==> run a <==
Design median, start of the top module:
module median
#(
    parameter MEM_DATA_WIDTH = 32,
    parameter LUT_ADDR_WIDTH = 10,  
    parameter MEM_ADDR_WIDTH = 10,  
    parameter PIXEL_DATA_WIDTH = 8,
    parameter IMG_WIDTH  = 320,
    parameter IMG_HEIGHT = 320
)(
    input clk,  
    input rst_n,  
    input [31:0] word0,
    input [31:0] word1,
    input [31:0] word2,
    output [PIXEL_DATA_WIDTH-1:0] pixel1,
    output [PIXEL_DATA_WIDTH-1:0] pixel2,
    output [PIXEL_DATA_WIDTH-1:0] pixel3,
    output [PIXEL_DATA_WIDTH-1:0] pixel4,
    output [LUT_ADDR_WIDTH-1:0] raddr_a,
    output [LUT_ADDR_WIDTH-1:0] raddr_b,
    output [LUT_ADDR_WIDTH-1:0] raddr_c,
    output [MEM_ADDR_WIDTH-1:0] waddr
);
Settings: LEC_CHECK=0, ABC_AREA=0, CAP_MARGIN=0, CELL_PAD_IN_SITES_DETAIL_PLACEMENT=2, CELL_PAD_IN_SITES_GLOBAL_PLACEMENT=3, CORE_ASPECT_RATIO=1.76, CORE_MARGIN=6, CORE_UTILIZATION=45, CTS_CLUSTER_DIAMETER=110, CTS_CLUSTER_SIZE=72, GPL_ROUTABILITY_DRIVEN=1, GPL_TIMING_DRIVEN=0, MAX_ROUTING_LAYER=met5, MIN_ROUTING_LAYER=met1, PLACE_DENSITY=0.39, SLEW_MARGIN=15; clock period 46.9 ns.
run.sh (not shown) runs the stock make flow with config.mk's settings and CLKGATE_MAP_FILE=.
==> inputs of run b, as changes to run a <==
ABC_AREA = 1   (was 0)
CELL_PAD_IN_SITES_DETAIL_PLACEMENT = default   (was 2)
CELL_PAD_IN_SITES_GLOBAL_PLACEMENT = default   (was 3)
CORE_ASPECT_RATIO = default   (was 1.76)
CORE_MARGIN = 2   (was 6)
CORE_UTILIZATION = 70   (was 45)
CTS_CLUSTER_DIAMETER = 209   (was 110)
CTS_CLUSTER_SIZE = 74   (was 72)
GPL_ROUTABILITY_DRIVEN = default   (was 1)
GPL_TIMING_DRIVEN = default   (was 0)
HOLD_SLACK_MARGIN = 0.28   (was default)
MAX_ROUTING_LAYER = default   (was met5)
MIN_ROUTING_LAYER = default   (was met1)
PLACE_DENSITY = default   (was 0.39)
SETUP_SLACK_MARGIN = -0.89   (was default)
SLEW_MARGIN = 20   (was 15)
==> flow/constraint.sdc (replaced) <==
create_clock -name core_clock -period 16.9 [get_ports {clk}]
set_input_delay 3.3800 -clock core_clock [delete_from_list [all_inputs] [get_ports {clk}]]
set_output_delay 3.3800 -clock core_clock [all_outputs]
set_load 0.01 [all_outputs]
==> inputs of run c, as changes to run a <==
ABC_AREA = default   (was 0)
CAP_MARGIN = 20   (was 0)
CELL_PAD_IN_SITES_DETAIL_PLACEMENT = default   (was 2)
CELL_PAD_IN_SITES_GLOBAL_PLACEMENT = default   (was 3)
CORE_ASPECT_RATIO = default   (was 1.76)
CORE_MARGIN = 2   (was 6)
CORE_UTILIZATION = 41   (was 45)
CTS_CLUSTER_DIAMETER = default   (was 110)
CTS_CLUSTER_SIZE = default   (was 72)
GPL_ROUTABILITY_DRIVEN = default   (was 1)
GPL_TIMING_DRIVEN = default   (was 0)
MAX_ROUTING_LAYER = default   (was met5)
MIN_ROUTING_LAYER = default   (was met1)
PLACE_DENSITY = default   (was 0.39)
SLEW_MARGIN = 20   (was 15)
==> flow/constraint.sdc (replaced) <==
create_clock -name core_clock -period 29.3 [get_ports {clk}]
set_input_delay 5.8600 -clock core_clock [delete_from_list [all_inputs] [get_ports {clk}]]
set_output_delay 5.8600 -clock core_clock [all_outputs]
set_load 0.01 [all_outputs]
==> qor.txt <==
Aoi share: 0.265
Fail Step: global placement
Synth Area per Inst: 7.56 sq um
Netlist cell types: 99
Die Size: 57700 sq um
Status: stopped before the end
Error msg: [ERROR GPL-0301] Utilization 107.281 % exceeds 100%.
Area fraction in xor and xnor cells: 0.0281
FP Util: 0.456
Dominant comb cell: AND-OR/OR-AND gates
Die Width: 184 um
Syn_nets: 3620
[end of results for run a]
==> qor.txt <==
Syn_nets: 3620
FP Util: 0.414
Netlist cell types: 99
Highest Signal Layer: met4
Die Size: 58900 sq um
Aoi share: 0.265
Status: complete, no violations
CTS tree: yes
Area fraction in xor and xnor cells: 0.0281
Synth Area per Inst: 7.56 sq um
[end of results for run c]
==> qor.txt <==
Status: stopped before the end
Fail Step: global routing
Error msg: [ERROR GRT-0232] Routing congestion too high. Check the congestion heatmap in the GUI.
Netlist cell types: 59
DP Cell Count: 4305
FP Util: 0.708
# Post-CTS Setup Buffers: 29
Aoi share: 0.195
Die Size: 33300 sq um
Syn_nets: 4084
Area fraction in xor and xnor cells: 0.0169
Dominant comb cell: simple AND/OR/NAND/NOR gates
Die Width: 182 um
Synth Area per Inst: 6.27 sq um
[end of results for run b]

========
==> wip/nickel: inputs <==
Starting RTL as in the previous note.
export LEC_CHECK = 0
export CAP_MARGIN = 40
export CORE_MARGIN = 2
export CORE_UTILIZATION = 72
export CTS_CLUSTER_DIAMETER = 48
export CTS_CLUSTER_SIZE = 40
export PLACE_DENSITY = 0.67
export SETUP_SLACK_MARGIN = -0.42
export SLEW_MARGIN = 20
create_clock -name core_clock -period 17.4 [get_ports {clk}]
==> wip/willow (differences from wip/nickel) <==
Settings changed: ABC_AREA from default to 1, CAP_MARGIN 40 to 20, CORE_UTILIZATION 72 to 52, CTS_CLUSTER_DIAMETER 48 to default, CTS_CLUSTER_SIZE 40 to 95, PLACE_DENSITY 0.67 to default, SETUP_SLACK_MARGIN -0.42 to default.
==> flow/constraint.sdc (replaced) <==
create_clock -name core_clock -period 27.1 [get_ports {clk}]
set_input_delay 5.4200 -clock core_clock [delete_from_list [all_inputs] [get_ports {clk}]]
set_output_delay 5.4200 -clock core_clock [all_outputs]
set_load 0.01 [all_outputs]
==> comparison table <==
quantity                                                         wip/nickel                wip/willow
Yosys cell count                                                      3,090                     3,554
Starting density of the core                                         0.7362                    0.5290
Simple-gate portion of the synthesized area                          0.1779                    0.3002
Outcome                                                      did not finish  no timing/DRC/antenna violations
Last stage reached                                       detailed placement                         -
Post-Syn Nets                                                         3,620                     4,084
Die width                                                     184.1 microns             211.0 microns
Placer's final routability congestion estimate                        1.109                    0.9483
FP Rows                                                                  65                        75
Total Die Area                                                0.03389 sq mm             0.04454 sq mm
Cell with the most instances after synthesis          sky130_fd_sc_hd__ha_1  sky130_fd_sc_hd__nand2_1
Post-synthesis average cell area                                7.557 sq um               6.271 sq um
Core Footprint                                                0.03172 sq mm             0.04213 sq mm
Io pins                                                                 170                       170
Die span in y                                                 184.1 microns             211.0 microns
Post-synthesis instance area                                  0.02335 sq mm             0.02229 sq mm
Post-synth top area share                                            0.2299                    0.2408
Post-synth area from yosys stat                               0.02335 sq mm             0.02229 sq mm
Fraction of the yosys area taken by sequential cells                 0.1340                    0.1403
Post-synthesis cell count                                             3,090                     3,554
Yosys aoi share                                                      0.2654                    0.1948
Yosys cell types                                                         99                        59
Multiplexer area fraction after synthesis                           0.09409                         0
Xor/xnor cell area share of the yosys netlist                       0.02813                   0.01690
Adder-cell area share of the yosys netlist                           0.2342                    0.2435

========
==> 09-23: inputs <==
median again, from the RTL that the note above started with.
## median
module median
#(
    parameter MEM_DATA_WIDTH = 32,
    parameter LUT_ADDR_WIDTH = 10,  
    parameter MEM_ADDR_WIDTH = 10,  
    parameter PIXEL_DATA_WIDTH = 8,
    parameter IMG_WIDTH  = 320,
    parameter IMG_HEIGHT = 320
)(
    input clk,  
    input rst_n,  
    input [31:0] word0,
    input [31:0] word1,
    input [31:0] word2,
    output [PIXEL_DATA_WIDTH-1:0] pixel1,
    output [PIXEL_DATA_WIDTH-1:0] pixel2,
    output [PIXEL_DATA_WIDTH-1:0] pixel3,
    output [PIXEL_DATA_WIDTH-1:0] pixel4,
    output [LUT_ADDR_WIDTH-1:0] raddr_a,
    output [LUT_ADDR_WIDTH-1:0] raddr_b,
    output [LUT_ADDR_WIDTH-1:0] raddr_c,
    output [MEM_ADDR_WIDTH-1:0] waddr
);
==> flow/config.mk <==
export PLATFORM = sky130hd
export DESIGN_NAME = median
export DESIGN_NICKNAME = median
export VERILOG_FILES = /design/flow/design.v
export SDC_FILE = /design/flow/constraint.sdc
export NUM_CORES = 4
export LEC_CHECK = 0
export ABC_AREA = 1
export CAP_MARGIN = 35
export CELL_PAD_IN_SITES_DETAIL_PLACEMENT = 1
export CELL_PAD_IN_SITES_GLOBAL_PLACEMENT = 3
export CORE_ASPECT_RATIO = 0.59
export CORE_MARGIN = 2
export CORE_UTILIZATION = 40
export CTS_CLUSTER_DIAMETER = 274
export GPL_ROUTABILITY_DRIVEN = 1
export GPL_TIMING_DRIVEN = 0
export HOLD_SLACK_MARGIN = 0.23
export SETUP_SLACK_MARGIN = 5.0
export SLEW_MARGIN = 20
export TNS_END_PERCENT = 80
==> flow/constraint.sdc <==
create_clock -name core_clock -period 30.0 [get_ports {clk}]
set_input_delay 6.0000 -clock core_clock [delete_from_list [all_inputs] [get_ports {clk}]]
set_output_delay 6.0000 -clock core_clock [all_outputs]
set_load 0.01 [all_outputs]
==> 05-14 (differences from 09-23) <==
Settings changed: CAP_MARGIN 35 to 20, CELL_PAD_IN_SITES_DETAIL_PLACEMENT 1 to default, CELL_PAD_IN_SITES_GLOBAL_PLACEMENT 3 to default, CORE_ASPECT_RATIO 0.59 to 0.5, CORE_UTILIZATION 40 to 44, CTS_CLUSTER_DIAMETER 274 to 184, CTS_CLUSTER_SIZE from default to 100, GPL_ROUTABILITY_DRIVEN 1 to default, GPL_TIMING_DRIVEN 0 to default, HOLD_SLACK_MARGIN 0.23 to default, SETUP_SLACK_MARGIN 5.0 to default, TNS_END_PERCENT 80 to 5.
==> 09-26 (differences from 09-23) <==
Settings changed: ABC_AREA 1 to default, CELL_PAD_IN_SITES_DETAIL_PLACEMENT 1 to default, CELL_PAD_IN_SITES_GLOBAL_PLACEMENT 3 to default, CORE_ASPECT_RATIO 0.59 to default, CTS_CLUSTER_DIAMETER 274 to 44, GPL_ROUTABILITY_DRIVEN 1 to default, GPL_TIMING_DRIVEN 0 to default, HOLD_SLACK_MARGIN 0.23 to default, TNS_END_PERCENT 80 to default.
==> 07-22 (differences from 09-23) <==
Settings changed: CAP_MARGIN 35 to 20, CELL_PAD_IN_SITES_DETAIL_PLACEMENT 1 to default, CELL_PAD_IN_SITES_GLOBAL_PLACEMENT 3 to default, CORE_ASPECT_RATIO 0.59 to 0.5, CORE_UTILIZATION 40 to 22, CTS_CLUSTER_DIAMETER 274 to 184, CTS_CLUSTER_SIZE from default to 100, GPL_ROUTABILITY_DRIVEN 1 to default, GPL_TIMING_DRIVEN 0 to default, HOLD_SLACK_MARGIN 0.23 to default, SETUP_SLACK_MARGIN 5.0 to -0.85, TNS_END_PERCENT 80 to default.
==> flow_summary_export.csv <==
group,metric,value,unit
synthesis,syn_nets,4084,
synthesis,synth_top_area_share,24.1,%
run_status,status,"no timing/DRC/antenna violations",
synthesis,yosys_area,22300,sq um
floorplan,core_util_floorplan,22.2,%
synthesis,syn-cell-area,22300,sq um
Source of the figures above: 07-22

==> flow_summary_export.csv <==
group,metric,value,unit
run_status,status,"no timing/DRC/antenna violations",
drt,dr.pass1.iters,7,
layout,syn_to_final_growth,25.3,%
synthesis,ys_seq_share,13.4,%
synthesis,synth_top_area_share,23.0,%
min_path,min_path_cells,1,
floorplan,core_util_floorplan,40.5,%
synthesis,syn_nets,3620,
layout,comb_cells,2565,
synthesis,syn-cell-area,23400,sq um
Source of the figures above: 09-26

==> flow_summary_export.csv <==
group,metric,value,unit
global_routing,grt_use_met2,45.8,%
synthesis,syn-cell-area,22300,sq um
global_routing,use_met3,3.82,%
synthesis,syn_nets,4084,
critical_path,start_kind,"primary input",
run_status,status,"no timing/DRC/antenna violations",
clock_tree,cts_tree,"yes",
drt,highest_layer,"met4",
floorplan,core_util_floorplan,44.4,%
synthesis,yosys_area,22300,sq um
synthesis,synth_top_area_share,24.1,%
Source of the figures above: 05-14

==> flow_summary_export.csv <==
group,metric,value,unit
run_status,status,"stopped before the end",
synthesis,yosys_area,22300,sq um
synthesis,synthTopLogicFamily,"simple AND/OR/NAND/NOR gates",
floorplan,core_util_floorplan,40.5,%
run_status,lastStage,"3_3_place_gp",
run_status,stop_error,"[ERROR GPL-0301] Utilization 105.413 % exceeds 100%.",
synthesis,syn-cell-area,22300,sq um
synthesis,synth_area_per_cell,6.27,sq um
synthesis,ys_sh_mux,0,%
synthesis,syn_nets,4084,
Source of the figures above: 09-23


========
==> run C: inputs <==
median again, from the RTL that the note above started with.
export LEC_CHECK = 0
export ABC_AREA = 1
export CAP_MARGIN = 20
export CORE_MARGIN = 2
export CORE_UTILIZATION = 70
export CTS_CLUSTER_DIAMETER = 209
export CTS_CLUSTER_SIZE = 36
export HOLD_SLACK_MARGIN = 0.28
export SETUP_SLACK_MARGIN = 4.94
export SLEW_MARGIN = 0
create_clock -name core_clock -period 19.3 [get_ports {clk}]
==> run P: changes against run C <==
==> flow/config.mk (replaced) <==
export PLATFORM = sky130hd
export DESIGN_NAME = median
export DESIGN_NICKNAME = median
export VERILOG_FILES = /design/flow/design.v
export SDC_FILE = /design/flow/constraint.sdc
export NUM_CORES = 4
export LEC_CHECK = 0
export ABC_AREA = 1
export CAP_MARGIN = 20
export CORE_MARGIN = 2
export CORE_UTILIZATION = 72
export CTS_CLUSTER_DIAMETER = 400
export CTS_CLUSTER_SIZE = 93
export SLEW_MARGIN = 20
==> flow/constraint.sdc (replaced) <==
create_clock -name core_clock -period 12.4 [get_ports {clk}]
set_input_delay 2.4800 -clock core_clock [delete_from_list [all_inputs] [get_ports {clk}]]
set_output_delay 2.4800 -clock core_clock [all_outputs]
set_load 0.01 [all_outputs]
==> run B: changes against run C <==
==> flow/config.mk (replaced) <==
export PLATFORM = sky130hd
export DESIGN_NAME = median
export DESIGN_NICKNAME = median
export VERILOG_FILES = /design/flow/design.v
export SDC_FILE = /design/flow/constraint.sdc
export NUM_CORES = 4
export LEC_CHECK = 0
export ABC_AREA = 1
export CAP_MARGIN = 20
export CORE_MARGIN = 2
export CORE_UTILIZATION = 71
export MAX_ROUTING_LAYER = met4
export SLEW_MARGIN = 20
==> flow/constraint.sdc (replaced) <==
create_clock -name core_clock -period 21.6 [get_ports {clk}]
set_input_delay 4.3200 -clock core_clock [delete_from_list [all_inputs] [get_ports {clk}]]
set_output_delay 4.3200 -clock core_clock [all_outputs]
set_load 0.01 [all_outputs]
==> summary of the runs <==
Synthesized area is the same in run P and run B.
In synthesized cell count, run C and run P do not differ.
Die size, lowest first: run P, run B, run C.
Run B went through all stages and came out clean. Run C died in 5_1_grt. Run P failed in 3_5_place_dp on DPL-0038.
==> figures <==
                                                  run C       run B           run P
Cell count after placement                         4112        4089               -
Outcome                                  did not finish  no timing/DRC/antenna violations  did not finish
Last stage reached                              5_1_grt           -    3_5_place_dp
Placement-stage worst setup slack               -935 ps     18.4 ps               -
Number of buffers created by CTS                     17          17               -
Post-CTS Repair Setup Buffers                       139           0               -
Post-DP HPWL                                    60.5 mm     58.3 mm               -
Number of clock sinks                               125         125               -
Global placement routability congestion            1.09        1.02            1.10
Total Die Area                                33300 um2   32800 um2       32400 um2
Post-CTS sizing                                     345           5               -
Hold-fix buffers at CTS                               0           0               -
Level count of the clock H-tree                       4           4               -
Root Buffer                                   clkbuf_16   clkbuf_16               -
Die width                                        182 um      181 um          180 um
Post-detailed-placement cell area             26300 um2   24500 um2               -
Cell Rows                                            65          64              64
Max Root-Sink Buffers                                 2           2               -
Floorplan utilization                             70.8%       72.5%           73.1%
Vertical die dimension                           182 um      181 um          180 um
Floorplan Core Area                           31500 um2   30700 um2       30500 um2

========
==> inputs of build 28 <==
Starting RTL as in the previous note.
Settings: LEC_CHECK=0, ABC_AREA=1, CAP_MARGIN=20, CORE_MARGIN=2, CORE_UTILIZATION=70, CTS_CLUSTER_DIAMETER=209, CTS_CLUSTER_SIZE=36, HOLD_SLACK_MARGIN=0.28, SETUP_SLACK_MARGIN=-0.89, SLEW_MARGIN=20; clock period 19.3 ns.
==> inputs of trial 60, as changes to build 28 <==
CORE_UTILIZATION = 71   (was 70)
CTS_CLUSTER_DIAMETER = 30   (was 209)
CTS_CLUSTER_SIZE = 71   (was 36)
HOLD_SLACK_MARGIN = unset   (was 0.28)
MAX_ROUTING_LAYER = met4   (was unset)
SETUP_SLACK_MARGIN = unset   (was -0.89)
==> flow/constraint.sdc (replaced) <==
create_clock -name core_clock -period 17.6 [get_ports {clk}]
set_input_delay 3.5200 -clock core_clock [delete_from_list [all_inputs] [get_ports {clk}]]
set_output_delay 3.5200 -clock core_clock [all_outputs]
set_load 0.01 [all_outputs]
==> inputs of build 97, as changes to build 28 <==
ABC_AREA = unset   (was 1)
CORE_UTILIZATION = 72   (was 70)
CTS_CLUSTER_DIAMETER = unset   (was 209)
CTS_CLUSTER_SIZE = unset   (was 36)
HOLD_SLACK_MARGIN = unset   (was 0.28)
PLACE_DENSITY = 0.66   (was unset)
SETUP_SLACK_MARGIN = -1.43   (was -0.89)
==> flow/constraint.sdc (replaced) <==
create_clock -name core_clock -period 23.7 [get_ports {clk}]
set_input_delay 4.7400 -clock core_clock [delete_from_list [all_inputs] [get_ports {clk}]]
set_output_delay 4.7400 -clock core_clock [all_outputs]
set_load 0.01 [all_outputs]
==> inputs of trial 6, as changes to build 28 <==
ABC_AREA = unset   (was 1)
CORE_UTILIZATION = 39   (was 70)
CTS_CLUSTER_DIAMETER = 184   (was 209)
CTS_CLUSTER_SIZE = 100   (was 36)
HOLD_SLACK_MARGIN = unset   (was 0.28)
SETUP_SLACK_MARGIN = unset   (was -0.89)
==> flow/constraint.sdc (replaced) <==
create_clock -name core_clock -period 30.0 [get_ports {clk}]
set_input_delay 6.0000 -clock core_clock [delete_from_list [all_inputs] [get_ports {clk}]]
set_output_delay 6.0000 -clock core_clock [all_outputs]
set_load 0.01 [all_outputs]
==> summary of the runs <==
Between build 28 and trial 6, the lower synthesized cell count is in trial 6 (gap about 15%, measured against trial 6).
Via count: build 28 is smaller than build 97 (7.5%).
Trial 6 completed without violations. Trial 60 died in global routing. Build 97 ran to the end with violations: capacitance limit, slew limit, setup timing. Build 28 finished with setup timing left.
In trial 6 the clock-buffer cell count is lower than in build 28, by 1.
The lowest worst setup slack belongs to build 97, the highest to trial 6.
Against trial 6, the sequential share of layout area of build 28 is higher by 0.25 points.
Of build 97 and trial 6, build 97 has the higher critical path depth (gap 5).
Of build 28 and build 97, build 97 has the higher utilization (gap 5.3 points).
Final area, highest first: build 97, trial 6, build 28.
